[design.v]
`timescale 1ns / 1ps
module addkeyancon(data_in,k1,k,data_out);
 input[63:0] data_in,k1,k;
 output[63:0] data_out;
 assign data_out = data_in ^ k1 ^ k;
endmodule
`timescale 1ns / 1ps
module linear_mprime(data_in,data_out);
	input [63:0] data_in;
	output [63:0] data_out;
	wire [31:0] ims;
    		  assign ims[0] = data_in[59] ^ data_in[55];
		  assign ims[1] = data_in[54] ^ data_in[50];		  
		  assign ims[2] = data_in[61] ^ data_in[49];
		  assign ims[3] = data_in[60] ^ data_in[56];
        assign data_out[63] = ims[0] ^ data_in[51];
        assign data_out[62] = data_in[62] ^ ims[1];
        assign data_out[61] = data_in[57] ^ ims[2];
        assign data_out[60] = ims[3] ^ data_in[52];
        assign data_out[59] = data_in[63] ^ ims[0];
        assign data_out[58] = data_in[58] ^ ims[1];
        assign data_out[57] = data_in[53] ^ ims[2];
        assign data_out[56] = ims[3] ^ data_in[48];
		  assign ims[4] = data_in[63] ^ data_in[51];
		  assign ims[5] = data_in[62] ^ data_in[58];		  
		  assign ims[6] = data_in[57] ^ data_in[53];
		  assign ims[7] = data_in[52] ^ data_in[48];
        assign data_out[55] = data_in[59] ^ ims[4];
        assign data_out[54] = ims[5] ^ data_in[54];
        assign data_out[53] = ims[6] ^ data_in[49];
        assign data_out[52] = data_in[60] ^ ims[7];
        assign data_out[51] = data_in[55] ^ ims[4];
        assign data_out[50] = ims[5] ^ data_in[50];
        assign data_out[49] = data_in[61] ^ ims[6];
        assign data_out[48] = data_in[56] ^ ims[7];
		  assign ims[8] = data_in[47] ^ data_in[43];
		  assign ims[9] = data_in[42] ^ data_in[38];		  
		  assign ims[10] = data_in[37] ^ data_in[33];
		  assign ims[11] = data_in[44] ^ data_in[32];
        assign data_out[47] = ims[8] ^ data_in[39];
        assign data_out[46] = ims[9] ^ data_in[34];
        assign data_out[45] = data_in[45] ^ ims[10];
        assign data_out[44] = ims[11] ^ data_in[40];
        assign data_out[43] = ims[8] ^ data_in[35];
        assign data_out[42] = data_in[46] ^ ims[9];
        assign data_out[41] = data_in[41] ^ ims[10];
        assign data_out[40] = ims[11] ^ data_in[36];
		  assign ims[12] = data_in[39] ^ data_in[35];
		  assign ims[13] = data_in[46] ^ data_in[34];		  
		  assign ims[14] = data_in[45] ^ data_in[41];
		  assign ims[15] = data_in[40] ^ data_in[36];
		  assign data_out[39] = data_in[47] ^ ims[12];
        assign data_out[38] = ims[13] ^ data_in[42];
        assign data_out[37] = ims[14] ^ data_in[37];
        assign data_out[36] = ims[15] ^ data_in[32];
        assign data_out[35] = data_in[43] ^ ims[12];
        assign data_out[34] = ims[13] ^ data_in[38];
        assign data_out[33] = ims[14] ^ data_in[33];
        assign data_out[32] = data_in[44] ^ ims[15];
		  assign ims[16] = data_in[31] ^ data_in[27];
		  assign ims[17] = data_in[26] ^ data_in[22];		  
		  assign ims[18] = data_in[21] ^ data_in[17];
		  assign ims[19] = data_in[28] ^ data_in[16];
        assign data_out[31] = ims[16] ^ data_in[23];
        assign data_out[30] = ims[17] ^ data_in[18];
        assign data_out[29] = data_in[29] ^ ims[18];
        assign data_out[28] = ims[19] ^ data_in[24];
        assign data_out[27] = ims[16] ^ data_in[19];
        assign data_out[26] = data_in[30] ^ ims[17];
        assign data_out[25] = data_in[25] ^ ims[18];
        assign data_out[24] = ims[19] ^ data_in[20];
		  assign ims[20] = data_in[23] ^ data_in[19];
		  assign ims[21] = data_in[30] ^ data_in[18];		  
		  assign ims[22] = data_in[29] ^ data_in[25];
		  assign ims[23] = data_in[24] ^ data_in[20];
        assign data_out[23] = data_in[31] ^ ims[20];
        assign data_out[22] = ims[21] ^ data_in[26];
        assign data_out[21] = ims[22] ^ data_in[21];
        assign data_out[20] = ims[23] ^ data_in[16];
        assign data_out[19] = data_in[27] ^ ims[20];
        assign data_out[18] = ims[21] ^ data_in[22];
        assign data_out[17] = ims[22] ^ data_in[17];
        assign data_out[16] = data_in[28] ^ ims[23];
		  assign ims[24] = data_in[11] ^ data_in[7];
		  assign ims[25] = data_in[6]  ^ data_in[2];		  
		  assign ims[26] = data_in[13] ^ data_in[1];
		  assign ims[27] = data_in[12] ^ data_in[8];
        assign data_out[15] = ims[24] ^ data_in[3];
        assign data_out[14] = data_in[14] ^ ims[25];
        assign data_out[13] = ims[26] ^ data_in[9];
        assign data_out[12] = ims[27] ^ data_in[4];
        assign data_out[11] = data_in[15] ^ ims[24];
        assign data_out[10] = data_in[10] ^ ims[25];
        assign data_out[9]  = ims[26] ^ data_in[5];
        assign data_out[8]  = ims[27] ^ data_in[0];
		  assign ims[28] = data_in[15] ^ data_in[3];
		  assign ims[29] = data_in[14] ^ data_in[10];		  
		  assign ims[30] = data_in[9] ^ data_in[5];
		  assign ims[31] = data_in[4] ^ data_in[0];
        assign data_out[7]  = ims[28] ^ data_in[11];
        assign data_out[6]  = ims[29] ^ data_in[6];
        assign data_out[5]  = ims[30] ^ data_in[1];
        assign data_out[4]  = data_in[12] ^ ims[31];
        assign data_out[3]  = ims[28] ^ data_in[7];
        assign data_out[2]  = ims[29] ^ data_in[2];
        assign data_out[1]  = ims[30] ^ data_in[13];
        assign data_out[0]  = data_in[8] ^ ims[31];
endmodule
`timescale 1ns / 1ps
module linear_m(data_in,data_out);
	input [63:0] data_in;
	output [63:0] data_out;
	wire [63:0] mp;
   linear_mprime mp1(data_in, mp);
	assign data_out[63:60] = mp[63:60];
	assign data_out[59:56] = mp[43:40];
	assign data_out[55:52] = mp[23:20];
	assign data_out[51:48] = mp[3:0];
	assign data_out[47:44] = mp[47:44];
	assign data_out[43:40] = mp[27:24];
	assign data_out[39:36] = mp[7:4];
	assign data_out[35:32] = mp[51:48];
	assign data_out[31:28] = mp[31:28];
	assign data_out[27:24] = mp[11:8];
	assign data_out[23:20] = mp[55:52];
	assign data_out[19:16] = mp[35:32];
	assign data_out[15:12] = mp[15:12];
	assign data_out[11:8]  = mp[59:56];
	assign data_out[7:4]   = mp[39:36];
	assign data_out[3:0]   = mp[19:16];
endmodule
`timescale 1ns / 1ps
module linear_m_inv(data_in,data_out);
	input [63:0] data_in;
	output [63:0] data_out;
	wire [63:0] mp;
	assign mp[63:60] = data_in[63:60];
	assign mp[59:56] = data_in[11:8];
	assign mp[55:52] = data_in[23:20];
	assign mp[51:48] = data_in[35:32];
	assign mp[47:44] = data_in[47:44];
	assign mp[43:40] = data_in[59:56];
	assign mp[39:36] = data_in[7:4];
	assign mp[35:32] = data_in[19:16];
	assign mp[31:28] = data_in[31:28];
	assign mp[27:24] = data_in[43:40];
	assign mp[23:20] = data_in[55:52];
	assign mp[19:16] = data_in[3:0];
	assign mp[15:12] = data_in[15:12];
	assign mp[11:8]  = data_in[27:24];
	assign mp[7:4]   = data_in[39:36];
	assign mp[3:0]   = data_in[51:48];
	linear_mprime mp0(mp,data_out);
endmodule
`timescale 1ns / 1ps
module prince_core(data_in,key,rc,data_out);
	input[63:0] data_in,key,rc;
	output [63:0] data_out;
	wire [63:0] sb_out,m_out,m_out0,xor_out;
	sbox s1(data_in,sb_out);
	linear_m m_0(sb_out,m_out);
	addkeyancon akc1(m_out,key,rc,data_out);
endmodule
module prince_core1(data_in,key,rc,data_out);
	input[63:0] data_in,key,rc;
	output [63:0] data_out;
	wire [63:0] m_out,xor_out;
	addkeyancon akc2(data_in,key,rc,xor_out);
	linear_m_inv m_1(xor_out,m_out);
	invsbox s1(m_out,data_out);
endmodule
module sbox(data_in,data_out);
	input [63:0] data_in;
	output [63:0] data_out;
	function [3:0] sb;
		input [3:0] x;
		case (x)
			4'h0: sb = 4'd11; 4'h1: sb = 4'd15; 4'h2: sb = 4'd3;  4'h3: sb = 4'd2;
			4'h4: sb = 4'd10; 4'h5: sb = 4'd12; 4'h6: sb = 4'd9;  4'h7: sb = 4'd1;
			4'h8: sb = 4'd6;  4'h9: sb = 4'd7;  4'ha: sb = 4'd8;  4'hb: sb = 4'd0;
			4'hc: sb = 4'd14; 4'hd: sb = 4'd5;  4'he: sb = 4'd13; default: sb = 4'd4;
		endcase
	endfunction
	assign data_out={
	  sb(data_in[63:60]),sb(data_in[59:56]),sb(data_in[55:52]),sb(data_in[51:48]),
	  sb(data_in[47:44]),sb(data_in[43:40]),sb(data_in[39:36]),sb(data_in[35:32]),
	  sb(data_in[31:28]),sb(data_in[27:24]),sb(data_in[23:20]),sb(data_in[19:16]),
	  sb(data_in[15:12]),sb(data_in[11: 8]),sb(data_in[ 7: 4]),sb(data_in[ 3: 0])
	};
endmodule
module invsbox(data_in,data_out);
	input [63:0] data_in;
	output [63:0] data_out;
	function [3:0] isb;
		input [3:0] x;
		case (x)
			4'h0: isb = 4'd11; 4'h1: isb = 4'd7;  4'h2: isb = 4'd3;  4'h3: isb = 4'd2;
			4'h4: isb = 4'd15; 4'h5: isb = 4'd13; 4'h6: isb = 4'd8;  4'h7: isb = 4'd9;
			4'h8: isb = 4'd10; 4'h9: isb = 4'd6;  4'ha: isb = 4'd4;  4'hb: isb = 4'd0;
			4'hc: isb = 4'd5;  4'hd: isb = 4'd14; 4'he: isb = 4'd12; default: isb = 4'd1;
		endcase
	endfunction
	assign data_out={
	  isb(data_in[63:60]),isb(data_in[59:56]),isb(data_in[55:52]),isb(data_in[51:48]),
	  isb(data_in[47:44]),isb(data_in[43:40]),isb(data_in[39:36]),isb(data_in[35:32]),
	  isb(data_in[31:28]),isb(data_in[27:24]),isb(data_in[23:20]),isb(data_in[19:16]),
	  isb(data_in[15:12]),isb(data_in[11: 8]),isb(data_in[ 7: 4]),isb(data_in[ 3: 0])
	};
endmodule
`timescale 1ns / 1ps
module prince_top(plaintext,key,ciphertext);
	input [63:0] plaintext;
	input [127:0] key;
	output [63:0] ciphertext;	
	wire [63:0] m[0:11],m1,m2,subkey;
	wire [63:0] ai[1:5];
	assign ai[1]=64'h13198A2E03707344;
	assign ai[2]=64'hA4093822299F31D0;
	assign ai[3]=64'h082EFA98EC4E6C89;
	assign ai[4]=64'h452821E638D01377;
	assign ai[5]=64'hBE5466CF34E90C6C;
	addkeyancon akc1(plaintext,key[127:64],key[63:0],m[0]);
	prince_core p001(m[0],key[63:0],ai[1],m[1]);
	prince_core p011(m[1],key[63:0],ai[2],m[2]);
	prince_core p021(m[2],key[63:0],ai[3],m[3]);
	prince_core p031(m[3],key[63:0],ai[4],m[4]);
	prince_core p041(m[4],key[63:0],ai[5],m[5]);
	sbox s1(m[5],m1);
	linear_mprime mm1(m1,m2);
	invsbox ss1(m2,m[6]);
	getk11 k11(key[63:0],subkey);
	prince_core1 p101(m[6],subkey,ai[5],m[7]);	
	prince_core1 p111(m[7],subkey,ai[4],m[8]);	
	prince_core1 p121(m[8],subkey,ai[3],m[9]);
	prince_core1 p131(m[9],subkey,ai[2],m[10]);
	prince_core1 p141(m[10],subkey,ai[1],m[11]);
   addkeyancon akc31(m[11],subkey,{key[64],key[127:66],key[65]^ key[127]},ciphertext);	
endmodule
module getk11(key,wk);
   input  [63:0] key;
   output [63:0] wk;
	assign wk = {~key[63:62],key[61:56],~key[55],key[54],~key[53],
		key[52],~key[51:50],key[49:46],~key[45],key[44],
		~key[43],key[42:41],~key[40:39],key[38],~key[37:36],
		key[35],~key[34:30],key[29:28],~key[27],key[26:25],
		~key[24],key[23],~key[22:18],key[17:15],~key[14],
		key[13],~key[12],key[11:8],~key[7:6],key[5],
		~key[4:2],key[1],~key[0]};
endmodule
module prince_enc (
    input  wire         clk,
    input  wire         rst,         
    input  wire         in_valid,
    output wire         in_ready,
    input  wire [63:0]  plaintext,
    input  wire [127:0] key,         
    output reg          out_valid,
    output reg  [63:0]  ciphertext
);
    reg         v1;
    reg [63:0]  pt_r;
    reg [127:0] key_r;
    wire [63:0] ct;
    assign in_ready = 1'b1;
    always @(posedge clk) begin
        if (rst) begin
            v1        <= 1'b0;
            out_valid <= 1'b0;
        end else begin
            v1        <= in_valid;
            out_valid <= v1;
        end
    end
    always @(posedge clk) begin
        if (in_valid) begin
            pt_r  <= plaintext;
            key_r <= key;
        end
        if (v1)
            ciphertext <= ct;
    end
    prince_top u_prince (
        .plaintext  (pt_r),
        .key        (key_r),
        .ciphertext (ct)
    );
endmodule
[constraint.sdc]
create_clock -name core_clock -period 22.9 [get_ports {clk}]
set_input_delay 4.5800 -clock core_clock [delete_from_list [all_inputs] [get_ports {clk}]]
set_output_delay 4.5800 -clock core_clock [all_outputs]
set_load 0.01 [all_outputs]
[run.sh]
#!/bin/bash
# the make line also repeats each setting of config.mk as NAME=value (left out here)
make -C /OpenROAD-flow-scripts/flow DESIGN_CONFIG=/design/flow/config.mk WORK_HOME=/design/flow/orfs CLKGATE_MAP_FILE= finish
[config.mk]
export PLATFORM = sky130hd
export DESIGN_NAME = prince_enc
export DESIGN_NICKNAME = prince_enc
export VERILOG_FILES = /design/flow/design.v
export SDC_FILE = /design/flow/constraint.sdc
export NUM_CORES = 4
export LEC_CHECK = 0
export CAP_MARGIN = 20
export CORE_MARGIN = 2
export CORE_UTILIZATION = 65
export CTS_CLUSTER_SIZE = 58
export MAX_ROUTING_LAYER = met4
export SETUP_SLACK_MARGIN = 3.07
export SLEW_MARGIN = 20
export TNS_END_PERCENT = 5
==> results of run 1 <==
## repair_timing
item                       4_1_cts  5_1_grt
resized                         92      387
cloned                           0        1
setup endpoints to repair       64       64
pin swaps                        6       50
setup buffers                   15       45
## stage by stage
step,util (%),setup slack [ns],cells,hold WS [ns]
after floorplan,-,5.192,6636,0.6398
after global placement,69.86,2.037,8120,0.6785
after detailed placement,69.86,1.648,8120,0.6877
after CTS,71.61,3.007,8187,0.7047
after global routing,74.51,2.746,8240,0.7222
final,74.52,3.368,8242,0.6960
## per-layer routing
metal  track usage, %  up-vias  routed length, um
met1            56.84    26345              85080
li1                 -    24520                  -
met3            11.16     1000              30940
met4            37.21        0              24650
met5                -        -                  0
met2            68.14     3312              99070
## cell type report
| type | instances | share of cell area [%] |
|---|---|---|
| Tap cell | 1276 | 2.219 |
| Antenna cell | 9 | 0.03130 |
| Clock buffer | 30 | 1.014 |
| Inverter | 585 | 3.051 |
| Sequential cell | 258 | 10.74 |
| Multi-Input combinational cell | 5664 | 77.45 |
| Timing Repair Buffer | 398 | 5.141 |
| Clock inverter | 22 | 0.3460 |
==> results_tabular.tex, run 1 <==
% Implementation results table
\begin{tabular}{lr}
\hline
Metric & Value \\
\hline
\multicolumn{2}{l}{\textbf{Synth}} \\
\quad Proportion of synthesized chip area in sequential cells & around an eighth \\
\quad Main flop type & edfxtp\_1 \\
\quad Fraction of synthesized cell area taken by the top area cell type & roughly 13\% \\
\quad Yosys xor share & between 30\% and 40\% \\
\quad Area reported by Yosys stat & between 0.06 and 0.07 sq mm \\
\quad Most popular library cell in the synthesized design by count & xnor2\_1 \\
\quad Synth Area in Simple Gates & between 10\% and 20\% \\
\quad Fraction of registers with async set or reset after synthesis & 0\% \\
\quad Main area contributors & xnor2\_1, ha\_1, edfxtp\_1 \\
\quad Top cells by count, synth & xnor2\_1, ha\_1, inv\_1, mux2i\_1, xor2\_1 \\
\quad Ys Warns & 4 \\
\quad Post-synthesis sequential element count & around 260 \\
\quad Average instance area after synthesis & about 9.5 sq um \\
\quad Post-synth EDFFs & between 200 and 300 \\
\quad Synth Instances & 6,636 \\
\quad Synth Area in Adders & 12.46\% \\
\quad Main logic family after synthesis & XOR/XNOR gates \\
\quad Area fraction in compound gates & between 10\% and 20\% \\
\quad Yosys stat cell total & around 6.6k \\
\quad Number of library cell types mapped by synthesis & 145 \\
\quad Mapped cell area & between 0.06 and 0.07 sq mm \\
\quad Multiplexer area fraction after synthesis & a little under a tenth \\
\quad Leading area contributor after synthesis & xnor2\_1 \\
\quad Synth Net Count & around 7.5k \\
\multicolumn{2}{l}{\textbf{Floorplanning}} \\
\quad Core footprint & 0.09657 sq mm \\
\quad Effective utilization at floorplan & 65.51\% \\
\quad Number of I/O pins & $\sim$260 \\
\quad Horizontal die dimension & 316.0 um \\
\quad Row Count & around 110 \\
\quad Height of the chip & roughly 320 um \\
\quad Die area & approximately 0.1 sq mm \\
\multicolumn{2}{l}{\textbf{Worst setup path}} \\
\quad Count of cell instances traversed by the critical path & 64 \\
\quad Terminus of the critical flop-to-flop path & ciphertext[8] \\
\quad Critical path required time & 23.27 ns \\
\quad End point of the critical path & ciphertext[8] \\
\quad Launch point of the worst path & key\_r[0] \\
\quad Critical path buffer and inverter count & 9 \\
\quad Depth of the worst register-to-register path & around 64 \\
\quad Startpoint of the lowest-slack register-to-register path & key\_r[0] \\
\quad Crit path arrival time & roughly 20 ns \\
\quad Crit path max-delay family & XOR/XNOR gates \\
\quad Maximum cell stage delay along the critical path & roughly 0.7 ns \\
\quad Max FO, Critical Path & 14 \\
\quad Kind of start point of the critical path & register \\
\quad Category of the worst setup path capture point & register \\
\quad Max stage delay cell, worst path & o31ai\_1 \\
\quad Worst reg-to-reg setup slack & approximately 3.4 ns \\
\quad Worst Setup Path Type & register to register \\
\multicolumn{2}{l}{\textbf{Drt}} \\
\quad Detailed-route wire length per cell & just under 30 um \\
\quad DR vias & 55.18k \\
\quad Detailed-router iteration count before antenna repair & 9 \\
\quad Via-to-Cell Ratio & 6.695 \\
\quad Remaining antenna violation count after routing & 0 \\
\quad DR iter-0 viols & approximately 6.6k \\
\quad Detailed-route DRC error count & 0 \\
\quad Total routed wirelength & $\sim$240,000 um \\
\multicolumn{2}{l}{\textbf{STA}} \\
\quad Pins Over Slew Limit & 0 \\
\quad Setup tns final & 0 ns \\
\quad Clock skew & about 0.055 ns \\
\quad Final setup fails & 0 \\
\quad Final Hold Violation Tally & 0 \\
\quad Final cycle utilization of the critical path & 85.29\% \\
\quad RSZ-0062 raised after global routing & true \\
\quad Actual transition at the worst max-transition pin & 1.200 ns \\
\quad Highest attainable clock frequency & 51.20 MHz \\
\quad Slew headroom & between 10\% and 20\% \\
\quad Post-route minimum period & $\sim$20 ns \\
\multicolumn{2}{l}{\textbf{Placement}} \\
\quad Standard cell area after detailed placement & just under 0.07 sq mm \\
\quad HPWL after DPL & around 190,000 um \\
\quad Placer congestion estimate & between 1 and 1.5 \\
\quad Input/output buffers & approximately 260 \\
\multicolumn{2}{l}{\textbf{Clock network}} \\
\quad Hold buffer count at cts & 0 \\
\quad \# clock sinks & 258 \\
\quad Root buffer cell & clkbuf\_16 \\
\quad Insertion delay of the later-clocked pin in the worst-skew pair & $\sim$0.66 ns \\
\quad CTS tree & built \\
\quad Register clock-pin slew on the reported worst setup and hold paths & roughly 0.06 ns \\
\quad Maximum number of buffers from clock root to sink & 3 \\
\quad CTS buffer count & 29 \\
\quad CTS H-tree depth & 1 \\
\multicolumn{2}{l}{\textbf{Hold path}} \\
\quad Worst hold start & key\_r[87] \\
\quad Type of the most critical hold path & register to register \\
\quad Number of instances on the worst hold path & 2 \\
\quad End point of the most critical hold path & ciphertext[22] \\
\multicolumn{2}{l}{\textbf{Global routing}} \\
\quad Wire length of the first global-routing pass & 332,200 um \\
\quad Initial antenna violation count & 7 \\
\quad Maximum number of pins on one net before global-route repair & around 74 \\
\quad Overall fraction of global-route tracks in use & a little under half \\
\quad Number of global-route vias before repair & 50.05k \\
\quad Remaining global-route overflow & 0 \\
\multicolumn{2}{l}{\textbf{Final layout}} \\
\quad Tally of filler cells in the layout & 6,969 \\
\quad Final Cell Area & between 0.07 and 0.08 sq mm \\
\quad Combinational gate area & between 0.05 and 0.06 sq mm \\
\quad Total area of sequential cells & 0.007731 sq mm \\
\quad Area grow syn2layout & 13.75\% \\
\quad Nets@finish & around 7.8k \\
\multicolumn{2}{l}{\textbf{Status}} \\
\quad Run status & complete, no violations \\
\multicolumn{2}{l}{\textbf{Job}} \\
\quad Number of warnings in the stage logs & 383 \\
\quad Number of maximum-capacitance violations & 0 \\
\hline
\end{tabular}
==> run 2: changes to the inputs <==
CORE_UTILIZATION = 52   (was 65)
CTS_CLUSTER_SIZE = unset   (was 58)
MAX_ROUTING_LAYER = unset   (was met4)
PLACE_DENSITY = 0.6   (was unset)
SETUP_SLACK_MARGIN = unset   (was 3.07)
TNS_END_PERCENT = unset   (was 5)
clock period = 16.9 ns   (was 22.9 ns; I/O delays follow)
==> run 2 against run 1 <==
Net effect:
- final cell count grew 40%
- the layout now fails its checks (negative setup slack)
- first-iteration DRC count up 4.9%
- largest cell class unchanged
- via count rose by 25%
- synthesized cell count unchanged
- non-clock buffer count is 2943 higher
- flip-flop count stayed put
- die area rose by 25%
- register-to-register slack worse by 4.7 ns
- global-route usage fell by 3.8 points
==> results_tabular.tex, run 2 <==
% Implementation results table
\begin{tabular}{lr}
\hline
Metric & Value \\
\hline
\multicolumn{2}{l}{\textbf{STA}} \\
\quad Final cycle utilization of the critical path & 108.0\% (+23 points) \\
\quad Final Hold Violation Tally & 0 (unchanged) \\
\quad Pins Over Slew Limit & 0 (unchanged) \\
\quad Actual transition at the worst max-transition pin & 1.155 ns (-0.04517 ns) \\
\quad Post-route minimum period & 18.25 ns (-1.279 ns) \\
\quad RSZ-0062 raised after global routing & true \\
\quad Fin worst setup slack & -1.353 ns (-4.721 ns) \\
\quad Final setup fails & 64 (+64) \\
\quad Clock skew & 0.03225 ns (-0.02235 ns) \\
\quad Setup tns final & -64.80 ns (-64.80 ns) \\
\quad Final worst hold slack & 0.7126 ns (+0.01664 ns) \\
\quad Highest attainable clock frequency & 54.79 MHz (+7.0\%) \\
\quad Slew headroom & 22.46\% (+3.0 points) \\
\multicolumn{2}{l}{\textbf{Worst setup path}} \\
\quad Max stage delay cell, worst path & mux4\_2 \\
\quad Critical path buffer and inverter count & 27 (+18) \\
\quad Kind of start point of the critical path & register \\
\quad Most common cell type on the critical path & buf\_4 \\
\quad Max FO, Critical Path & 5 (-9) \\
\quad Terminus of the critical flop-to-flop path & ciphertext[62] \\
\quad Maximum cell stage delay along the critical path & 0.58 ns (-0.14 ns) \\
\quad Crit path arrival time & 18.61 ns (-1.29 ns) \\
\quad Depth of the worst register-to-register path & 86 (+34\%) \\
\quad Launch point of the worst path & key\_r[68] \\
\quad Crit path max-delay family & XOR/XNOR gates \\
\quad Critical path required time & 17.26 ns (-6.01 ns) \\
\quad Category of the worst setup path capture point & register \\
\quad Startpoint of the lowest-slack register-to-register path & key\_r[68] \\
\quad End point of the critical path & ciphertext[62] \\
\quad Count of cell instances traversed by the critical path & 86 (+34\%) \\
\quad Worst Setup Path Type & register to register \\
\quad Worst reg-to-reg setup slack & -1.35 ns (-4.72 ns) \\
\multicolumn{2}{l}{\textbf{Synth}} \\
\quad Main logic family after synthesis & XOR/XNOR gates \\
\quad Synth Area in Adders & 12.46\% (unchanged) \\
\quad Yosys xor share & 33.42\% (unchanged) \\
\quad Ys Warns & 4 (unchanged) \\
\quad Synth Net Count & 7,461 (unchanged) \\
\quad Top cells by count, synth & xnor2\_1, ha\_1, inv\_1, mux2i\_1, xor2\_1 \\
\quad Main flop type & edfxtp\_1 \\
\quad Yosys stat cell total & 6,636 (unchanged) \\
\quad Synth Area in Simple Gates & 11.61\% (unchanged) \\
\quad Post-synth EDFFs & 256 (unchanged) \\
\quad Synth Instances & 6,636 (unchanged) \\
\quad Area reported by Yosys stat & 0.06326 sq mm (unchanged) \\
\quad Most popular library cell in the synthesized design by count & xnor2\_1 \\
\quad Main area contributors & xnor2\_1, ha\_1, edfxtp\_1 \\
\quad Multiplexer area fraction after synthesis & 9.286\% (unchanged) \\
\quad Post-synthesis sequential element count & 258 (unchanged) \\
\quad Area fraction in compound gates & 16.60\% (unchanged) \\
\quad Number of library cell types mapped by synthesis & 145 (unchanged) \\
\quad Leading area contributor after synthesis & xnor2\_1 \\
\quad Average instance area after synthesis & 9.533 sq um (unchanged) \\
\quad Fraction of synthesized cell area taken by the top area cell type & 12.61\% (unchanged) \\
\quad Fraction of registers with async set or reset after synthesis & 0\% (unchanged) \\
\quad Mapped cell area & 0.06326 sq mm (unchanged) \\
\quad Proportion of synthesized chip area in sequential cells & 12.21\% (unchanged) \\
\multicolumn{2}{l}{\textbf{Clock network}} \\
\quad CTS tree & built \\
\quad Insertion delay of the later-clocked pin in the worst-skew pair & 0.62 ns (-0.04 ns) \\
\quad Maximum number of buffers from clock root to sink & 3 (unchanged) \\
\quad Root buffer cell & clkbuf\_16 \\
\quad CTS buffer count & 26 (-10\%) \\
\quad Register clock-pin slew on the reported worst setup and hold paths & 0.09 ns (+0.03 ns) \\
\quad CTS H-tree depth & 1 (unchanged) \\
\quad Hold buffer count at cts & 0 (unchanged) \\
\quad \# clock sinks & 258 (unchanged) \\
\multicolumn{2}{l}{\textbf{Final layout}} \\
\quad Final Cell Area & 0.1015 sq mm (+41\%) \\
\quad Area grow syn2layout & 60.44\% \\
\quad Nets@finish & 10.70k (+38\%) \\
\quad Final Util & 84.38\% (+9.9 points) \\
\multicolumn{2}{l}{\textbf{Status}} \\
\quad Run status & finished with violations \\
\quad Layout check failures & negative setup slack \\
\multicolumn{2}{l}{\textbf{Floorplanning}} \\
\quad Number of I/O pins & 261 (unchanged) \\
\quad Effective utilization at floorplan & 52.59\% (-13 points) \\
\quad Row Count & 127 (+11\%) \\
\quad Height of the chip & 352.8 um (+12\%) \\
\quad Die area & 0.1245 sq mm (+25\%) \\
\quad Core footprint & 0.1203 sq mm (+25\%) \\
\quad Horizontal die dimension & 352.8 um (+12\%) \\
\multicolumn{2}{l}{\textbf{Job}} \\
\quad Number of maximum-capacitance violations & 0 (unchanged) \\
\quad Number of warnings in the stage logs & 382 (-0.26\%) \\
\multicolumn{2}{l}{\textbf{Placement}} \\
\quad Input/output buffers & 259 (unchanged) \\
\quad Pre-CTS worst setup slack & -1.994 ns (-3.643 ns) \\
\quad Standard cell area after detailed placement & 0.08786 sq mm (+30\%) \\
\quad Placer congestion estimate & 1.009 (-6.2\%) \\
\quad HPWL after DPL & 223,200 um (+19\%) \\
\multicolumn{2}{l}{\textbf{Drt}} \\
\quad Detailed-route DRC error count & 0 (unchanged) \\
\quad Via-to-Cell Ratio & 5.991 (-11\%) \\
\quad DR vias & 69.00k (+25\%) \\
\quad Total routed wirelength & 311,600 um (+30\%) \\
\quad Remaining antenna violation count after routing & 0 (unchanged) \\
\quad Detailed-router iteration count before antenna repair & 9 (unchanged) \\
\quad DR iter-0 viols & 6,972 (+4.9\%) \\
\quad Detailed-route wire length per cell & 27.06 um (-7.0\%) \\
\multicolumn{2}{l}{\textbf{Global routing}} \\
\quad Remaining global-route overflow & 0 (unchanged) \\
\quad Maximum number of pins on one net before global-route repair & 68 (-8.1\%) \\
\quad Wire length of the first global-routing pass & 403,600 um (+22\%) \\
\quad Initial antenna violation count & 16 (+9) \\
\quad Overall fraction of global-route tracks in use & 43.55\% (-3.8 points) \\
\quad Number of global-route vias before repair & 64.52k (+29\%) \\
\multicolumn{2}{l}{\textbf{Hold path}} \\
\quad Number of instances on the worst hold path & 0 (-2) \\
\quad Type of the most critical hold path & register to register \\
\quad Worst hold start & v1 \\
\quad End point of the most critical hold path & ciphertext[21] \\
\hline
\end{tabular}
[run 2: per-stage QoR]
stage	instances
floorplan	6636
global placement	11090
detailed placement	11090
CTS	11296
global route	11509
finish	11517
[run 2: cell type report]
class / instances / area, sq um
antenna: 10 / 25.02
clock buffer: 26 / 650.6
clock inverter: 22 / 242.7
fill: 6750 / 18790
inverter: 585 / 2213
multi-input combinational: 5663 / 62280
sequential: 258 / 7731
tap: 1612 / 2017
timing repair buffer: 3341 / 26340
[run 2: what timing repair did]
action,in CTS,in global routing
cloned,0,0
endpoints found under the setup margin,64,64
gates resized,715,1053
pin swaps,299,401
buffers inserted,169,233
[run 2: routing by layer]
| layer | routed length, um | global-route usage [%] | vias up |
|---|---|---|---|
| met5 | 74 | 0 | - |
| met4 | 34750 | 34.13 | 12 |
| met3 | 34750 | 8.853 | 1376 |
| met2 | 133300 | 68.45 | 3884 |
| met1 | 108700 | 52.18 | 33343 |
| li1 | - | - | 30389 |
==> run 3: changes to the inputs <==
CORE_UTILIZATION = 57   (was 52)
PLACE_DENSITY = unset   (was 0.6)
SETUP_SLACK_MARGIN = 3.22   (was unset)
clock period = 17.6 ns   (was 16.9 ns; I/O delays follow)
==> run 3 against run 2 <==
Net effect:
- the run now fails in 5_1_grt
- synthesized area did not move
- synthesized cell count did not move
- die area fell by 8.7%
==> results_tabular.tex, run 3 <==
% Implementation results table
\begin{tabular}{lr}
\hline
Metric & Value \\
\hline
\multicolumn{2}{l}{\textbf{Synth}} \\
\quad Post-synthesis sequential element count & 258 (unchanged) \\
\quad Main area contributors & xnor2\_1, ha\_1, edfxtp\_1 \\
\quad Synth Net Count & 7,461 (unchanged) \\
\quad Multiplexer area fraction after synthesis & 9.286\% (unchanged) \\
\quad Mapped cell area & 0.06326 sq mm (unchanged) \\
\quad Area fraction in compound gates & 16.60\% (unchanged) \\
\quad Fraction of registers with async set or reset after synthesis & 0\% (unchanged) \\
\quad Main logic family after synthesis & XOR/XNOR gates \\
\quad Leading area contributor after synthesis & xnor2\_1 \\
\quad Top cells by count, synth & xnor2\_1, ha\_1, inv\_1, mux2i\_1, xor2\_1 \\
\quad Fraction of synthesized cell area taken by the top area cell type & 12.61\% (unchanged) \\
\quad Ys Warns & 4 (unchanged) \\
\quad Synth Instances & 6,636 (unchanged) \\
\quad Area reported by Yosys stat & 0.06326 sq mm (unchanged) \\
\quad Yosys stat cell total & 6,636 (unchanged) \\
\quad Average instance area after synthesis & 9.533 sq um (unchanged) \\
\quad Synth Area in Simple Gates & 11.61\% (unchanged) \\
\quad Yosys xor share & 33.42\% (unchanged) \\
\quad Post-synth EDFFs & 256 (unchanged) \\
\quad Number of library cell types mapped by synthesis & 145 (unchanged) \\
\quad Synth Area in Adders & 12.46\% (unchanged) \\
\quad Proportion of synthesized chip area in sequential cells & 12.21\% (unchanged) \\
\quad Most popular library cell in the synthesized design by count & xnor2\_1 \\
\quad Main flop type & edfxtp\_1 \\
\multicolumn{2}{l}{\textbf{Clock network}} \\
\quad Maximum number of buffers from clock root to sink & 3 (unchanged) \\
\quad Root buffer cell & clkbuf\_16 \\
\quad CTS H-tree depth & 1 (unchanged) \\
\quad CTS buffer count & 25 (-3.8\%) \\
\quad \# clock sinks & 258 (unchanged) \\
\quad Hold buffer count at cts & 0 (unchanged) \\
\multicolumn{2}{l}{\textbf{Placement}} \\
\quad HPWL after DPL & 221,900 um (-0.57\%) \\
\quad Input/output buffers & 259 (unchanged) \\
\quad Placer congestion estimate & 1.032 (+2.3\%) \\
\multicolumn{2}{l}{\textbf{Floorplanning}} \\
\quad Effective utilization at floorplan & 57.32\% (+4.7 points) \\
\quad Core footprint & 0.1104 sq mm (-8.3\%) \\
\quad Die area & 0.1137 sq mm (-8.7\%) \\
\quad Number of I/O pins & 261 (unchanged) \\
\quad Row Count & 122 (-3.9\%) \\
\quad Height of the chip & 337.2 um (-4.4\%) \\
\quad Horizontal die dimension & 337.2 um (-4.4\%) \\
\multicolumn{2}{l}{\textbf{Status}} \\
\quad Run status & stopped before the end \\
\quad Exit stage & 5\_1\_grt \\
\hline
\end{tabular}
==> run 3: through the flow <==
| step | cells | area [sq um] | hold slack [ns] | setup TNS, ns | worst slack (ns) |
|---|---|---|---|---|---|
| after CTS | 10871 | 91950 | 0.7264 | 0 | 0.1414 |
| after floorplan | 6636 | 64200 | 0.6420 | 0 | 1.074 |
| after global placement | 10664 | 86180 | 0.6612 | -33.28 | -0.7381 |
| after detailed placement | 10664 | 86180 | 0.7111 | -57.50 | -1.187 |
==> run 3: repair_timing <==
item,in CTS
setup buffers,163
cloned,0
resized,682
pin swaps,295
endpoints found under the setup margin,64
==> run 4: changes to the inputs <==
CORE_ASPECT_RATIO = 0.5   (was unset)
CORE_UTILIZATION = 58   (was 57)
MAX_ROUTING_LAYER = met4   (was unset)
PLACE_DENSITY = 0.6   (was unset)
SETUP_SLACK_MARGIN = 3.3   (was 3.22)
TNS_END_PERCENT = 5   (was unset)
clock period = 18.3 ns   (was 17.6 ns; I/O delays follow)
==> run 4 against run 3 <==
Net effect:
- now fails the layout checks on negative setup slack
- synthesized cell count unchanged
- synthesized area is the same
- die area fell by 1.6%
==> results_tabular.tex, run 4 <==
% Implementation results table
\begin{tabular}{lr}
\hline
Metric & Value \\
\hline
\multicolumn{2}{l}{\textbf{Drt}} \\
\quad Detailed-router iteration count before antenna repair & 6 \\
\quad Remaining antenna violation count after routing & 0 \\
\quad DR iter-0 viols & about 8.3k \\
\quad Met2 WL & 112,100 um \\
\quad Detailed-route wire length per cell & between 20 and 30 um \\
\quad DR vias & about 63k \\
\quad Total routed wirelength & 280,600 um \\
\quad DRT met1 WL & roughly 100,000 um \\
\quad Uppermost layer routed & met4 \\
\quad Via-to-Cell Ratio & between 6 and 7 \\
\quad Wire length on met3 & about 45,000 um \\
\quad Detailed-route DRC error count & 0 \\
\multicolumn{2}{l}{\textbf{Status}} \\
\quad Run status & finished with violations \\
\quad Layout check failures & negative setup slack \\
\multicolumn{2}{l}{\textbf{Final layout}} \\
\quad Total area of sequential cells & 0.007731 sq mm \\
\quad Final Cell Area & $\sim$0.086 sq mm \\
\quad Tally of filler cells in the layout & slightly below 7k \\
\quad Area grow syn2layout & 35.48\% \\
\quad Combinational gate area & a little under 0.06 sq mm \\
\quad Nets@finish & $\sim$9k \\
\multicolumn{2}{l}{\textbf{Clock network}} \\
\quad Maximum number of buffers from clock root to sink & 3 (unchanged) \\
\quad Insertion delay of the later-clocked pin in the worst-skew pair & 0.61 ns \\
\quad CTS buffer count & 28 (+12\%) \\
\quad CTS tree & built \\
\quad CTS H-tree depth & 1 (unchanged) \\
\quad Hold buffer count at cts & 0 (unchanged) \\
\quad Root buffer cell & clkbuf\_16 \\
\quad Register clock-pin slew on the reported worst setup and hold paths & approximately 0.070 ns \\
\quad \# clock sinks & 258 (unchanged) \\
\multicolumn{2}{l}{\textbf{Placement}} \\
\quad Standard cell area after detailed placement & 0.07755 sq mm (-10\%) \\
\quad Placer congestion estimate & 1.119 (+8.4\%) \\
\quad Pre-CTS worst setup slack & -0.7754 ns (+0.4115 ns) \\
\quad HPWL after DPL & 216,900 um (-2.3\%) \\
\quad Input/output buffers & 259 (unchanged) \\
\multicolumn{2}{l}{\textbf{Worst setup path}} \\
\quad Maximum cell stage delay along the critical path & $\sim$0.64 ns \\
\quad Max stage delay cell, worst path & edfxtp\_1 \\
\quad Startpoint of the lowest-slack register-to-register path & key\_r[6] \\
\quad Critical path required time & 18.62 ns \\
\quad Launch point of the worst path & key\_r[6] \\
\quad Worst Setup Path Type & register to register \\
\quad Category of the worst setup path capture point & register \\
\quad Worst reg-to-reg setup slack & -0.03 ns \\
\quad Terminus of the critical flop-to-flop path & ciphertext[20] \\
\quad Crit path max-delay family & XOR/XNOR gates \\
\quad Critical path buffer and inverter count & 15 \\
\quad Count of cell instances traversed by the critical path & approximately 75 \\
\quad End point of the critical path & ciphertext[20] \\
\quad Max FO, Critical Path & 6 \\
\quad Kind of start point of the critical path & register \\
\quad Crit path arrival time & approximately 19 ns \\
\quad Depth of the worst register-to-register path & 75 \\
\multicolumn{2}{l}{\textbf{Synth}} \\
\quad Synth Instances & 6,636 (unchanged) \\
\quad Synth Net Count & 7,461 (unchanged) \\
\quad Yosys xor share & 33.42\% (unchanged) \\
\quad Average instance area after synthesis & 9.533 sq um (unchanged) \\
\quad Synth Area in Adders & 12.46\% (unchanged) \\
\quad Multiplexer area fraction after synthesis & 9.286\% (unchanged) \\
\quad Yosys stat cell total & 6,636 (unchanged) \\
\quad Number of library cell types mapped by synthesis & 145 (unchanged) \\
\quad Mapped cell area & 0.06326 sq mm (unchanged) \\
\quad Main flop type & edfxtp\_1 \\
\quad Post-synthesis sequential element count & 258 (unchanged) \\
\quad Post-synth EDFFs & 256 (unchanged) \\
\quad Leading area contributor after synthesis & xnor2\_1 \\
\quad Top cells by count, synth & xnor2\_1, ha\_1, inv\_1, mux2i\_1, xor2\_1 \\
\quad Synth Area in Simple Gates & 11.61\% (unchanged) \\
\quad Main area contributors & xnor2\_1, ha\_1, edfxtp\_1 \\
\quad Proportion of synthesized chip area in sequential cells & 12.21\% (unchanged) \\
\quad Ys Warns & 4 (unchanged) \\
\quad Area reported by Yosys stat & 0.06326 sq mm (unchanged) \\
\quad Fraction of synthesized cell area taken by the top area cell type & 12.61\% (unchanged) \\
\quad Main logic family after synthesis & XOR/XNOR gates \\
\quad Fraction of registers with async set or reset after synthesis & 0\% (unchanged) \\
\quad Area fraction in compound gates & 16.60\% (unchanged) \\
\quad Most popular library cell in the synthesized design by count & xnor2\_1 \\
\multicolumn{2}{l}{\textbf{Job}} \\
\quad Number of maximum-capacitance violations & 0 \\
\quad Number of warnings in the stage logs & just under 400 \\
\multicolumn{2}{l}{\textbf{Hold path}} \\
\quad Type of the most critical hold path & register to register \\
\quad Worst hold start & key\_r[79] \\
\quad Number of instances on the worst hold path & 2 \\
\quad End point of the most critical hold path & ciphertext[14] \\
\multicolumn{2}{l}{\textbf{Floorplanning}} \\
\quad Number of I/O pins & 261 (unchanged) \\
\quad Die area & 0.1119 sq mm (-1.6\%) \\
\quad Row Count & 85 (-30\%) \\
\quad Core footprint & 0.1078 sq mm (-2.3\%) \\
\quad Effective utilization at floorplan & 58.66\% (+1.3 points) \\
\quad Height of the chip & 237.5 um (-30\%) \\
\quad Horizontal die dimension & 471.1 um (+40\%) \\
\multicolumn{2}{l}{\textbf{Global routing}} \\
\quad Remaining global-route overflow & 0 \\
\quad Maximum number of pins on one net before global-route repair & around 130 \\
\quad Overall fraction of global-route tracks in use & between 40\% and 50\% \\
\quad Initial antenna violation count & 10 \\
\quad Number of global-route vias before repair & 59.52k \\
\quad Wire length of the first global-routing pass & about 380,000 um \\
\multicolumn{2}{l}{\textbf{STA}} \\
\quad Setup tns final & -0.05492 ns \\
\quad Post-route minimum period & approximately 18 ns \\
\quad Slew headroom & 17.06\% \\
\quad Pins Over Slew Limit & 0 \\
\quad Final Hold Violation Tally & 0 \\
\quad Fin worst setup slack & -0.02904 ns \\
\quad RSZ-0062 raised after global routing & true \\
\quad Final cycle utilization of the critical path & 100.2\% \\
\quad Highest attainable clock frequency & around 55 MHz \\
\quad Actual transition at the worst max-transition pin & 1.235 ns \\
\quad Clock skew & approximately 0.032 ns \\
\quad Final setup fails & 3 \\
\hline
\end{tabular}
[run 4: per-stage QoR]
stage / utilization (%) / hold WS, ns / instances
after floorplan: - / 0.6420 / 6636
after global placement: 71.92 / 0.6762 / 9503
after detailed placement: 71.92 / 0.6932 / 9503
after CTS: 75.66 / 0.7064 / 9656
after global routing: 79.47 / 0.7584 / 9819
final: 79.48 / 0.6981 / 9822
[run 4: final cells by class]
class	instances	share of cell area, %
Multi-Input combinational cell	5664	68.37
Timing Repair Buffer	1814	16.77
Sequential cell	258	9.020
Inverter	585	2.563
Tap cell	1435	2.095
Clock buffer	31	0.8306
Clock inverter	21	0.3139
Antenna cell	14	0.04087
[run 4: per-layer routing]
layer	global-route usage (%)	up-vias
li1	-	27365
met1	62.44	30919
met2	66.47	4192
met3	15.27	1012
met4	24.74	0
met5	-	-
[run 4: timing repair]
action	CTS	global route
endpoints found under the setup margin	64	64
pin swaps	118	229
gates cloned	0	1
gates resized	387	515
buffers inserted	101	150
==> run 5: changes to the inputs <==
CELL_PAD_IN_SITES_DETAIL_PLACEMENT = 1   (was unset)
CELL_PAD_IN_SITES_GLOBAL_PLACEMENT = 1   (was unset)
CORE_ASPECT_RATIO = unset   (was 0.5)
CORE_UTILIZATION = 40   (was 58)
CTS_CLUSTER_DIAMETER = 252   (was unset)
CTS_CLUSTER_SIZE = 35   (was unset)
MAX_ROUTING_LAYER = unset   (was met4)
MIN_ROUTING_LAYER = met2   (was unset)
SETUP_SLACK_MARGIN = unset   (was 3.3)
SLEW_MARGIN = 10   (was 20)
TNS_END_PERCENT = unset   (was 5)
clock period = 15.5 ns   (was 18.3 ns; I/O delays follow)
==> run 5 against run 4 <==
Net effect:
- the flow now stops in 5_1_grt
- die area increased by 44%
- synthesized cell count stayed put
- synthesized area unchanged
==> results_tabular.tex, run 5 <==
% Implementation results table
\begin{tabular}{lr}
\hline
Metric & Value \\
\hline
\multicolumn{2}{l}{\textbf{Status}} \\
\quad Run status & stopped before the end \\
\quad Exit stage & 5\_1\_grt \\
\quad Error that stopped the run & [ERROR GRT-0116] Global routing finished with congestion. Check the congestion regions in the DRC Viewer. \\
\multicolumn{2}{l}{\textbf{Synth}} \\
\quad Number of library cell types mapped by synthesis & 145 (unchanged) \\
\quad Area reported by Yosys stat & 0.06326 sq mm (unchanged) \\
\quad Fraction of registers with async set or reset after synthesis & 0\% (unchanged) \\
\quad Synth Net Count & 7,461 (unchanged) \\
\quad Yosys stat cell total & 6,636 (unchanged) \\
\quad Main area contributors & xnor2\_1, ha\_1, edfxtp\_1 \\
\quad Most popular library cell in the synthesized design by count & xnor2\_1 \\
\quad Mapped cell area & 0.06326 sq mm (unchanged) \\
\quad Area fraction in compound gates & 16.60\% (unchanged) \\
\quad Ys Warns & 4 (unchanged) \\
\quad Synth Instances & 6,636 (unchanged) \\
\quad Top cells by count, synth & xnor2\_1, ha\_1, inv\_1, mux2i\_1, xor2\_1 \\
\quad Fraction of synthesized cell area taken by the top area cell type & 12.61\% (unchanged) \\
\quad Main flop type & edfxtp\_1 \\
\quad Multiplexer area fraction after synthesis & 9.286\% (unchanged) \\
\quad Post-synthesis sequential element count & 258 (unchanged) \\
\quad Leading area contributor after synthesis & xnor2\_1 \\
\quad Proportion of synthesized chip area in sequential cells & 12.21\% (unchanged) \\
\quad Main logic family after synthesis & XOR/XNOR gates \\
\quad Synth Area in Adders & 12.46\% (unchanged) \\
\quad Post-synth EDFFs & 256 (unchanged) \\
\quad Yosys xor share & 33.42\% (unchanged) \\
\quad Synth Area in Simple Gates & 11.61\% (unchanged) \\
\quad Average instance area after synthesis & 9.533 sq um (unchanged) \\
\multicolumn{2}{l}{\textbf{Placement}} \\
\quad HPWL after DPL & 282,300 um (+30\%) \\
\quad Input/output buffers & 259 (unchanged) \\
\quad Pre-CTS worst setup slack & -3.807 ns (-3.032 ns) \\
\quad Cell count after placement & 11.69k (+23\%) \\
\quad Placer congestion estimate & 1.110 (-0.86\%) \\
\multicolumn{2}{l}{\textbf{Floorplanning}} \\
\quad Height of the chip & 401.7 um (+69\%) \\
\quad Core footprint & 0.1566 sq mm (+45\%) \\
\quad Horizontal die dimension & 401.7 um (-15\%) \\
\quad Effective utilization at floorplan & 40.41\% (-18 points) \\
\quad Die area & 0.1614 sq mm (+44\%) \\
\quad Number of I/O pins & 261 (unchanged) \\
\quad Row Count & 145 (+71\%) \\
\multicolumn{2}{l}{\textbf{Global routing}} \\
\quad Overall fraction of global-route tracks in use & about four fifths \\
\quad Remaining global-route overflow & roughly 450 \\
\multicolumn{2}{l}{\textbf{Clock network}} \\
\quad CTS H-tree depth & 1 (unchanged) \\
\quad CTS buffer count & 11 (-61\%) \\
\quad Root buffer cell & clkbuf\_16 \\
\quad \# clock sinks & 258 (unchanged) \\
\quad Maximum number of buffers from clock root to sink & 3 (unchanged) \\
\hline
\end{tabular}
-- run 5: through the flow --
step	cell area (sq um)	hold WS, ns
after detailed placement	90490	0.6517
after floorplan	64210	0.6420
after global placement	90490	0.6239
after CTS	102000	0.6743
-- run 5: repair_timing --
action | 4_1_cts
resized | 1492
endpoints found under the setup margin | 64
pin swaps | 550
setup buffers | 392
hold buffers | 0
endpoints found under the hold margin | 0
-- run 5: metal layers --
metal	global-route usage, %	overflow
met1	-	-
met2	83.50	74
met3	85.26	263
met4	64.28	66
met5	62.59	50
==> run 6: changes to the inputs <==
CAP_MARGIN = 10   (was 20)
CELL_PAD_IN_SITES_DETAIL_PLACEMENT = unset   (was 1)
CELL_PAD_IN_SITES_GLOBAL_PLACEMENT = unset   (was 1)
CORE_UTILIZATION = 72   (was 40)
CTS_CLUSTER_DIAMETER = 58   (was 252)
CTS_CLUSTER_SIZE = 32   (was 35)
HOLD_SLACK_MARGIN = -0.05   (was unset)
MIN_ROUTING_LAYER = unset   (was met2)
PLACE_DENSITY = 0.64   (was 0.6)
SETUP_SLACK_MARGIN = 3.75   (was unset)
SLEW_MARGIN = 20   (was 10)
clock period = 15.3 ns   (was 15.5 ns; I/O delays follow)
==> run 6 against run 5 <==
Net effect:
- the flow stops in 3_5_place_dp
- synthesized cell count unchanged
- die area decreased by 44%
- synthesized area unchanged
==> results_tabular.tex, run 6 <==
% Implementation results table
\begin{tabular}{lr}
\hline
Metric & Value \\
\hline
\multicolumn{2}{l}{\textbf{Synth}} \\
\quad Area reported by Yosys stat & 0.06326 sq mm (unchanged) \\
\quad Ys Warns & 4 (unchanged) \\
\quad Top cells by count, synth & xnor2\_1, ha\_1, inv\_1, mux2i\_1, xor2\_1 \\
\quad Main area contributors & xnor2\_1, ha\_1, edfxtp\_1 \\
\quad Post-synth EDFFs & 256 (unchanged) \\
\quad Most popular library cell in the synthesized design by count & xnor2\_1 \\
\quad Number of library cell types mapped by synthesis & 145 (unchanged) \\
\quad Yosys stat cell total & 6,636 (unchanged) \\
\quad Multiplexer area fraction after synthesis & 9.286\% (unchanged) \\
\quad Yosys xor share & 33.42\% (unchanged) \\
\quad Main flop type & edfxtp\_1 \\
\quad Fraction of synthesized cell area taken by the top area cell type & 12.61\% (unchanged) \\
\quad Area fraction in compound gates & 16.60\% (unchanged) \\
\quad Synth Area in Simple Gates & 11.61\% (unchanged) \\
\quad Mapped cell area & 0.06326 sq mm (unchanged) \\
\quad Average instance area after synthesis & 9.533 sq um (unchanged) \\
\quad Main logic family after synthesis & XOR/XNOR gates \\
\quad Post-synthesis sequential element count & 258 (unchanged) \\
\quad Leading area contributor after synthesis & xnor2\_1 \\
\quad Synth Net Count & 7,461 (unchanged) \\
\quad Proportion of synthesized chip area in sequential cells & 12.21\% (unchanged) \\
\quad Synth Area in Adders & 12.46\% (unchanged) \\
\quad Fraction of registers with async set or reset after synthesis & 0\% (unchanged) \\
\quad Synth Instances & 6,636 (unchanged) \\
\multicolumn{2}{l}{\textbf{Placement}} \\
\quad Input/output buffers & 259 (unchanged) \\
\quad Placer congestion estimate & 1.109 (about the same) \\
\multicolumn{2}{l}{\textbf{Floorplanning}} \\
\quad Number of I/O pins & 261 (unchanged) \\
\quad Horizontal die dimension & 300.4 um (-25\%) \\
\quad Effective utilization at floorplan & 72.81\% (+32 points) \\
\quad Die area & 0.09025 sq mm (-44\%) \\
\quad Row Count & 108 (-26\%) \\
\quad Core footprint & 0.08689 sq mm (-45\%) \\
\quad Height of the chip & 300.4 um (-25\%) \\
\multicolumn{2}{l}{\textbf{Status}} \\
\quad Run status & stopped before the end \\
\quad Error that stopped the run & Error: detail\_place.tcl, 38 bad optional access \\
\quad Exit stage & 3\_5\_place\_dp \\
\hline
\end{tabular}
## run 6: stage by stage
step                    setup WS, ns  instances  area (sq um)  TNS (ns)
after global placement        -2.309      10490         86870   -138.21
after floorplan               -1.226       6636         64210    -61.99
==> run 7: changes to the inputs <==
ABC_AREA = 1   (was unset)
CAP_MARGIN = 15   (was 10)
CORE_ASPECT_RATIO = 0.93   (was unset)
CTS_CLUSTER_DIAMETER = unset   (was 58)
CTS_CLUSTER_SIZE = 10   (was 32)
HOLD_SLACK_MARGIN = -0.09   (was -0.05)
PLACE_DENSITY = 0.6   (was 0.64)
SETUP_SLACK_MARGIN = 1.85   (was 3.75)
clock period = 15.2 ns   (was 15.3 ns; I/O delays follow)
==> run 7 against run 6 <==
Net effect:
- synthesized area up 33%
- die area rose by 33%
- the run fails in 5_1_grt
- synthesized cell count rose by 140%
==> results_tabular.tex, run 7 <==
% Implementation results table
\begin{tabular}{lr}
\hline
Metric & Value \\
\hline
\multicolumn{2}{l}{\textbf{Synth}} \\
\quad Multiplexer area fraction after synthesis & 0\% (-9.3 points) \\
\quad Number of library cell types mapped by synthesis & 53 (-63\%) \\
\quad Synth Instances & 16.09k (+140\%) \\
\quad Yosys stat cell total & 16.09k (+140\%) \\
\quad Fraction of synthesized cell area taken by the top area cell type & 35.25\% (+23 points) \\
\quad Ys Warns & 4 (unchanged) \\
\quad Synth Area in Adders & 9.335\% (-3.1 points) \\
\quad Top cells by count, synth & nand2\_1, nand3\_1, inv\_1, nand2\_2, ha\_1 \\
\quad Synth Net Count & 16.91k (+130\%) \\
\quad Average instance area after synthesis & 5.250 sq um (-45\%) \\
\quad Main logic family after synthesis & simple AND/OR/NAND/NOR gates \\
\quad Post-synthesis sequential element count & 258 (unchanged) \\
\quad Area fraction in compound gates & 0.9661\% (-16 points) \\
\quad Proportion of synthesized chip area in sequential cells & 9.151\% (-3.1 points) \\
\quad Main flop type & edfxtp\_1 \\
\quad Yosys xor share & 1.948\% (-31 points) \\
\quad Synth Area in Simple Gates & 70.04\% (+58 points) \\
\quad Main area contributors & nand2\_1, nand3\_1, ha\_1 \\
\quad Most popular library cell in the synthesized design by count & nand2\_1 \\
\quad Mapped cell area & 0.08444 sq mm (+33\%) \\
\quad Fraction of registers with async set or reset after synthesis & 0\% (unchanged) \\
\quad Leading area contributor after synthesis & nand2\_1 \\
\quad Post-synth EDFFs & 256 (unchanged) \\
\quad Area reported by Yosys stat & 0.08444 sq mm (+33\%) \\
\multicolumn{2}{l}{\textbf{Floorplanning}} \\
\quad Core footprint & 0.1167 sq mm (+34\%) \\
\quad Row Count & 121 (+12\%) \\
\quad Effective utilization at floorplan & 72.34\% (-0.47 points) \\
\quad Horizontal die dimension & 359.1 um (+20\%) \\
\quad Height of the chip & 334.3 um (+11\%) \\
\quad Number of I/O pins & 261 (unchanged) \\
\quad Die area & 0.1200 sq mm (+33\%) \\
\multicolumn{2}{l}{\textbf{Global routing}} \\
\quad Remaining global-route overflow & about 1.2k \\
\quad Overall fraction of global-route tracks in use & about nine tenths \\
\multicolumn{2}{l}{\textbf{Status}} \\
\quad Error that stopped the run & [ERROR GRT-0116] Global routing finished with congestion. Check the congestion regions in the DRC Viewer. \\
\quad Run status & stopped before the end \\
\quad Exit stage & 5\_1\_grt \\
\multicolumn{2}{l}{\textbf{Clock network}} \\
\quad Root buffer cell & clkbuf\_16 \\
\quad Hold buffer count at cts & 0 \\
\quad Maximum number of buffers from clock root to sink & 3 \\
\quad CTS H-tree depth & 2 \\
\quad CTS buffer count & 36 \\
\quad \# clock sinks & $\sim$260 \\
\multicolumn{2}{l}{\textbf{Placement}} \\
\quad HPWL after DPL & 340,900 um \\
\quad Input/output buffers & 259 (unchanged) \\
\quad Standard cell area after detailed placement & between 0.09 and 0.1 sq mm \\
\quad Placer congestion estimate & 1.276 (+15\%) \\
\quad Pre-CTS worst setup slack & -0.3442 ns \\
\hline
\end{tabular}
## run 7: stage by stage
stage / util, % / TNS [ns] / std cells
floorplan: - / 0 / 16085
global placement: 84.73 / 0 / 19165
detailed placement: 84.73 / -7.996 / 19165
CTS: 88.68 / 0 / 19334
## run 7: what timing repair did
action	CTS
gates resized	753
pin swaps	275
setup buffers	115
endpoints found under the setup margin	64
## run 7: per-layer routing
layer / GRT usage (%) / GRT overflow
met1: 88.59 / 151
met2: 97.80 / 557
met3: 82.47 / 130
met4: 86.45 / 367
met5: 69.27 / 9
==> run 8: changes to the inputs <==
ABC_AREA = unset   (was 1)
CAP_MARGIN = 20   (was 15)
CORE_ASPECT_RATIO = unset   (was 0.93)
CORE_UTILIZATION = 40   (was 72)
CTS_CLUSTER_SIZE = unset   (was 10)
HOLD_SLACK_MARGIN = unset   (was -0.09)
SETUP_SLACK_MARGIN = unset   (was 1.85)
clock period = 26.5 ns   (was 15.2 ns; I/O delays follow)
==> run 8 against run 7 <==
Net effect:
- now clean on timing, DRC and antenna
- die area is 34% higher
- synthesized cell count is 59% lower
- synthesized area is 25% lower
==> results_tabular.tex, run 8 <==
% Implementation results table
\begin{tabular}{lr}
\hline
Metric & Value \\
\hline
\multicolumn{2}{l}{\textbf{Drt}} \\
\quad DR vias & 53.34k \\
\quad Via-to-Cell Ratio & 5.953 \\
\quad Total routed wirelength & around 250,000 um \\
\quad Remaining antenna violation count after routing & 0 \\
\quad Detailed-route wire length per cell & between 20 and 30 um \\
\quad Detailed-route DRC error count & 0 \\
\quad DR iter-0 viols & between 5k and 6k \\
\quad Detailed-router iteration count before antenna repair & 6 \\
\multicolumn{2}{l}{\textbf{Worst setup path}} \\
\quad Critical path required time & around 27 ns \\
\quad Worst Setup Path Type & register to register \\
\quad Worst reg-to-reg setup slack & 4.56 ns \\
\quad Terminus of the critical flop-to-flop path & ciphertext[32] \\
\quad Max FO, Critical Path & 14 \\
\quad Maximum cell stage delay along the critical path & slightly above 0.8 ns \\
\quad Count of cell instances traversed by the critical path & around 77 \\
\quad Most common cell type on the critical path & xnor2\_1 \\
\quad Crit path arrival time & between 20 and 25 ns \\
\quad Max stage delay cell, worst path & a211oi\_1 \\
\quad Crit path max-delay family & XOR/XNOR gates \\
\quad End point of the critical path & ciphertext[32] \\
\quad Kind of start point of the critical path & register \\
\quad Critical path buffer and inverter count & 12 \\
\quad Category of the worst setup path capture point & register \\
\quad Startpoint of the lowest-slack register-to-register path & key\_r[44] \\
\quad Depth of the worst register-to-register path & 77 \\
\quad Launch point of the worst path & key\_r[44] \\
\multicolumn{2}{l}{\textbf{Synth}} \\
\quad Area fraction in compound gates & 16.60\% (+16 points) \\
\quad Synth Instances & 6,636 (-59\%) \\
\quad Fraction of registers with async set or reset after synthesis & 0\% (unchanged) \\
\quad Average instance area after synthesis & 9.533 sq um (+82\%) \\
\quad Post-synthesis sequential element count & 258 (unchanged) \\
\quad Number of library cell types mapped by synthesis & 145 (+170\%) \\
\quad Mapped cell area & 0.06326 sq mm (-25\%) \\
\quad Leading area contributor after synthesis & xnor2\_1 \\
\quad Main logic family after synthesis & XOR/XNOR gates \\
\quad Fraction of synthesized cell area taken by the top area cell type & 12.61\% (-23 points) \\
\quad Yosys stat cell total & 6,636 (-59\%) \\
\quad Area reported by Yosys stat & 0.06326 sq mm (-25\%) \\
\quad Proportion of synthesized chip area in sequential cells & 12.21\% (+3.1 points) \\
\quad Ys Warns & 4 (unchanged) \\
\quad Post-synth EDFFs & 256 (unchanged) \\
\quad Most popular library cell in the synthesized design by count & xnor2\_1 \\
\quad Synth Net Count & 7,461 (-56\%) \\
\quad Top cells by count, synth & xnor2\_1, ha\_1, inv\_1, mux2i\_1, xor2\_1 \\
\quad Main flop type & edfxtp\_1 \\
\quad Synth Area in Adders & 12.46\% (+3.1 points) \\
\quad Multiplexer area fraction after synthesis & 9.286\% (+9.3 points) \\
\quad Main area contributors & xnor2\_1, ha\_1, edfxtp\_1 \\
\quad Yosys xor share & 33.42\% (+31 points) \\
\quad Synth Area in Simple Gates & 11.61\% (-58 points) \\
\multicolumn{2}{l}{\textbf{Hold path}} \\
\quad Number of instances on the worst hold path & 0 \\
\quad Type of the most critical hold path & register to register \\
\quad End point of the most critical hold path & ciphertext[28] \\
\quad Worst hold start & v1 \\
\multicolumn{2}{l}{\textbf{Global routing}} \\
\quad Maximum number of pins on one net before global-route repair & about 100 \\
\quad Overall fraction of global-route tracks in use & 29.29\% \\
\quad Wire length of the first global-routing pass & roughly 340,000 um \\
\quad Initial antenna violation count & 10 \\
\quad Number of global-route vias before repair & 49.43k \\
\quad Remaining global-route overflow & 0 \\
\multicolumn{2}{l}{\textbf{Final layout}} \\
\quad Combinational gate area & 0.05275 sq mm \\
\quad Area grow syn2layout & 9.481\% \\
\quad Tally of filler cells in the layout & 15.06k \\
\quad Total area of sequential cells & between 0.007 and 0.008 sq mm \\
\quad Number of non-filler instances in the completed layout & about 9.0k \\
\quad Nets@finish & 7,703 \\
\multicolumn{2}{l}{\textbf{Placement}} \\
\quad Input/output buffers & 259 (unchanged) \\
\quad Cell count after placement & 8,908 (-54\%) \\
\quad Placer congestion estimate & 0.9877 (-23\%) \\
\quad HPWL after DPL & 197,800 um (-42\%) \\
\multicolumn{2}{l}{\textbf{Clock network}} \\
\quad Number of post-CTS setup repair buffers & 0 (-100\%) \\
\quad CTS tree & built \\
\quad Root buffer cell & clkbuf\_16 \\
\quad Register clock-pin slew on the reported worst setup and hold paths & roughly 0.090 ns \\
\quad Insertion delay of the later-clocked pin in the worst-skew pair & 0.61 ns \\
\quad Maximum number of buffers from clock root to sink & 3 (unchanged) \\
\quad \# clock sinks & 258 (unchanged) \\
\quad CTS buffer count & 26 (-28\%) \\
\quad Hold buffer count at cts & 0 (unchanged) \\
\quad CTS H-tree depth & 1 (-1) \\
\quad Count of cells resized by post-cts repair & 0 (-100\%) \\
\multicolumn{2}{l}{\textbf{Floorplanning}} \\
\quad Horizontal die dimension & 401.7 um (+12\%) \\
\quad Effective utilization at floorplan & 40.41\% (-32 points) \\
\quad Height of the chip & 401.7 um (+20\%) \\
\quad Die area & 0.1614 sq mm (+34\%) \\
\quad Row Count & 145 (+20\%) \\
\quad Core footprint & 0.1566 sq mm (+34\%) \\
\quad Number of I/O pins & 261 (unchanged) \\
\multicolumn{2}{l}{\textbf{STA}} \\
\quad Pins Over Slew Limit & 0 \\
\quad Setup tns final & 0 ns \\
\quad RSZ-0062 raised after global routing & false \\
\quad Final setup fails & 0 \\
\quad Clock skew & just over 0.03 ns \\
\quad Actual transition at the worst max-transition pin & 1.161 ns \\
\quad Highest attainable clock frequency & 45.58 MHz \\
\quad Post-route minimum period & around 22 ns \\
\quad Slew headroom & around 22\% \\
\quad Final Hold Violation Tally & 0 \\
\quad Final cycle utilization of the critical path & between 80\% and 90\% \\
\multicolumn{2}{l}{\textbf{Status}} \\
\quad Run status & complete, no violations \\
\multicolumn{2}{l}{\textbf{Job}} \\
\quad Number of maximum-capacitance violations & 0 \\
\quad Number of warnings in the stage logs & around 380 \\
\hline
\end{tabular}
-- run 8: layout make-up --
type | instances | share of cell area, %
clock buffer | 29 | 0.9556
tap | 2058 | 3.718
sequential | 258 | 11.16
antenna | 7 | 0.02529
inverter | 585 | 3.170
timing repair buffer | 344 | 4.670
clock inverter | 16 | 0.1355
multi-input combinational | 5663 | 76.16
-- run 8: per-layer routing --
metal / share of wire [%] / track usage (%) / wire (um)
met2: 43 / 45.86 / 106800
met5: 0.011 / 0 / 26
met3: 8.7 / 4.157 / 21510
met1: 41 / 38.20 / 100300
met4: 7.1 / 17.78 / 17570
-- run 8: metrics by stage --
step           worst slack, ns  instance area, sq um  utilization [%]  hold slack (ns)
5_1_grt                  3.591                 69250            44.23           0.6962
2_1_floorplan            8.792                 63260                -           0.6398
3_3_place_gp             5.474                 68480            43.74           0.6702
6_report                 4.562                 69260            44.24           0.6755
4_1_cts                  5.007                 69240            44.22           0.6739
3_5_place_dp             5.144                 68480            43.74           0.6704
